## array_mult_top
module array_mult_top (
    input             clk,
    input      [15:0] a,
    input      [15:0] b,
    output reg [31:0] p
);
Size in the first run: roughly 680 cells after synthesis, ~64 flip-flops, ~8200 µm² of cells after synthesis.
make LEC_CHECK=0 CAP_MARGIN=20 CORE_MARGIN=9 CORE_UTILIZATION=17 CTS_CLUSTER_DIAMETER=96 CTS_CLUSTER_SIZE=93 GPL_ROUTABILITY_DRIVEN=1 GPL_TIMING_DRIVEN=0 MIN_ROUTING_LAYER=met2 PLACE_DENSITY=0.91 SETUP_SLACK_MARGIN=3.33 SLEW_MARGIN=15 TNS_END_PERCENT=50 finish   # period 12.0 ns
run.sh (not shown) runs the stock make flow with config.mk's settings and CLKGATE_MAP_FILE=.
The first run completed and failed the layout checks on setup timing.
==> next run, changes <==
- CTS_CLUSTER_SIZE: 93 -> 40
- SETUP_SLACK_MARGIN: 3.33 -> 1.17
- SLEW_MARGIN: 15 -> 25
- TNS_END_PERCENT: 50 -> 75
Effect: The new run reached the layout checks and failed them: setup timing. Via count falls by 0.92%. Register-to-register slack gains 0.22 ns. Design area goes down by 0.48%. Wire length goes down by 1.4%. Core utilization went down by 0.11 points. Non-clock buffer count shrinks by 2. Count of clock-buffer cells in the layout grows by 3. Final cell count barely changes. Fmax grows by 1.1%.
==> next run, changes <==
- CORE_MARGIN: 9 -> 2
- CORE_UTILIZATION: 17 -> 40
- CTS_CLUSTER_DIAMETER: 96 -> unset
- CTS_CLUSTER_SIZE: 40 -> unset
- GPL_ROUTABILITY_DRIVEN: 1 -> unset
- GPL_TIMING_DRIVEN: 0 -> unset
- MIN_ROUTING_LAYER: met2 -> unset
- PLACE_DENSITY: 0.91 -> 0.6
- SETUP_SLACK_MARGIN: 1.17 -> unset
- SLEW_MARGIN: 25 -> 20
- TNS_END_PERCENT: 75 -> unset
- clock period: 12.0 -> 20.0 ns (I/O delays scaled with it)
Now the flow went through all stages and came out clean.
Setup slack improves by 7.5 ns.
Die size falls by well over a third.

========
Starting RTL as in the previous note.
clock: 19.8 ns
lec_check: 0
cap_margin: 0
core_margin: 2
core_utilization: 72
cts_cluster_size: 99
place_density_lb_addon: 0.03
setup_slack_margin: 2.75
slew_margin: 20
tns_end_percent: 5
Edit:
- CAP_MARGIN: 0 -> 20
- CORE_UTILIZATION: 72 -> 55
- CTS_CLUSTER_SIZE: 99 -> unset
- PLACE_DENSITY: unset -> 0.6
- PLACE_DENSITY_LB_ADDON: 0.03 -> unset
- SETUP_SLACK_MARGIN: 2.75 -> unset
- TNS_END_PERCENT: 5 -> unset
- clock period: 19.8 -> 19.6 ns (I/O delays scaled with it)
What happened: The new run ran to the end with no violations; clock-buffer cell count falls by 4; utilization came out lower by 20 points; global-route usage went down by 7.4 points; setup slack gets worse by 0.22 ns; via count shrinks by a few percent.

========
try-zinc:
Starting RTL as in the previous note.
## array_mult_top
module array_mult_top (
    input             clk,
    input      [15:0] a,
    input      [15:0] b,
    output reg [31:0] p
);
clock: 10.9 ns
lec_check: 0
abc_area: 1
cap_margin: 20
core_margin: 2
core_utilization: 72
cts_cluster_size: 73
place_density: 0.38
setup_slack_margin: 2.58
slew_margin: 20
tns_end_percent: 20
try-zinc completed end to end; final checks failed (setup timing).
For try-pepper, these inputs were changed with respect to try-zinc:
- swapping 0.38 for 0.6 in PLACE_DENSITY
- swapping 72 for 40 in CORE_UTILIZATION
- clearing SETUP_SLACK_MARGIN, which used to be 2.58
- clearing TNS_END_PERCENT, which used to be 20
- clearing ABC_AREA, which used to be 1
- clearing CTS_CLUSTER_SIZE, which used to be 73
- swapping 10.9 for 19.6 in the clock period (ns, I/O delays scaled along)
Results
- A worst setup path startpoint of a_q[0]$_DFF_P_ is what try-zinc shows, while b_q[1]$_DFF_P_ belongs to try-pepper.
- NOTE synthesized instance count try-zinc->try-pepper decreased by more than a quarter
- Across try-zinc and try-pepper, a clean result was obtained everywhere but in try-zinc.
- Complete run, failing final checks: try-zinc, reason setup timing.
- The lower non-clock buffer share of cell area of try-pepper and try-zinc is in try-pepper.
- Changes observed in try-pepper relative to try-zinc: sequential cell area share shows an increase of 0.65 points, summed standard-cell area reported by yosys lower.
> inputs changed (try-pepper -> try-raven)
- CORE_UTILIZATION changed from 40 to 68
- ABC_AREA newly set to 1
- the clock period (ns, I/O delays scaled along) changed from 19.6 to 24.6
==> results <==
Side by side, post-CTS resize count turned out lower in try-raven than in try-pepper. Delta (try-raven minus try-pepper): final standard cell utilization of the core went up by 26 points, post-route cell area now sits lower, worst hold slack increased 190 ps, final cell count moved up. The run showing the smaller inverter count of the layout excluding clock inverters is try-pepper. try-raven vs. try-pepper: final-layout non-clock buffer area share went down by 0.50 points; summed standard-cell area reported by yosys went up by about 8%.
--- input diff try-raven..try-harbor ---
- ABC_AREA no longer set, was 1
- CORE_UTILIZATION now 59, was 68
- SETUP_SLACK_MARGIN now 2.76, previously not set
- PLACE_DENSITY no longer set, was 0.6
- the clock period (ns, I/O delays scaled along) now 13.6, was 24.6
### Flow results
Ran to the end and failed final checks on setup timing: try-harbor. try-raven → try-harbor: area fraction in and, or, nand and nor cells climbed 8.0 points; clock period minus worst slack dropped 1370 ps; setup TNS dropped 44520 ps. Against try-raven, try-harbor comes in 18% lower on cell count after placement. Re sequential share of layout area: try-harbor is 0.54 points down on try-raven.
Input changes introduced in try-willow (baseline for comparison: try-harbor):
- putting PLACE_DENSITY at 0.38 where nothing was set
- clearing SETUP_SLACK_MARGIN, which used to be 2.76
- putting TNS_END_PERCENT at 20 where nothing was set
- putting ABC_AREA at 0 where nothing was set
- swapping 59 for 72 in CORE_UTILIZATION
- swapping 13.6 for 10.9 in the clock period (ns, I/O delays scaled along)
## What came out
try-willow had finished all stages when the layout checks came back failing, citing setup timing. Relative to try-harbor, portion of the clock cycle consumed by the worst path in the final layout has increased by 36 points in try-willow. Summary of try-willow over try-harbor: routed wire length went up 24%, number of cell rows now sits lower, worst hold slack moved up. Against try-harbor, try-willow comes in 50610 ps lower on sum of negative setup slack.
diff inputs: try-willow => try-onyx
- putting CTS_CLUSTER_SIZE at 32 where nothing was set
- swapping 72 for 71 in CORE_UTILIZATION
- clearing TNS_END_PERCENT, which used to be 20
- clearing PLACE_DENSITY, which used to be 0.38
- clearing ABC_AREA, which used to be 0
- swapping 10.9 for 16.1 in the clock period (ns, I/O delays scaled along)
Although it ran to completion, try-onyx produced a layout that fails the final checks because of setup timing.
Every stage of try-willow finished as expected; the final checks, on the other hand, flagged setup timing, which means the layout fails.
Maximum fanout along the worst path up 4 in try-onyx wrt try-willow
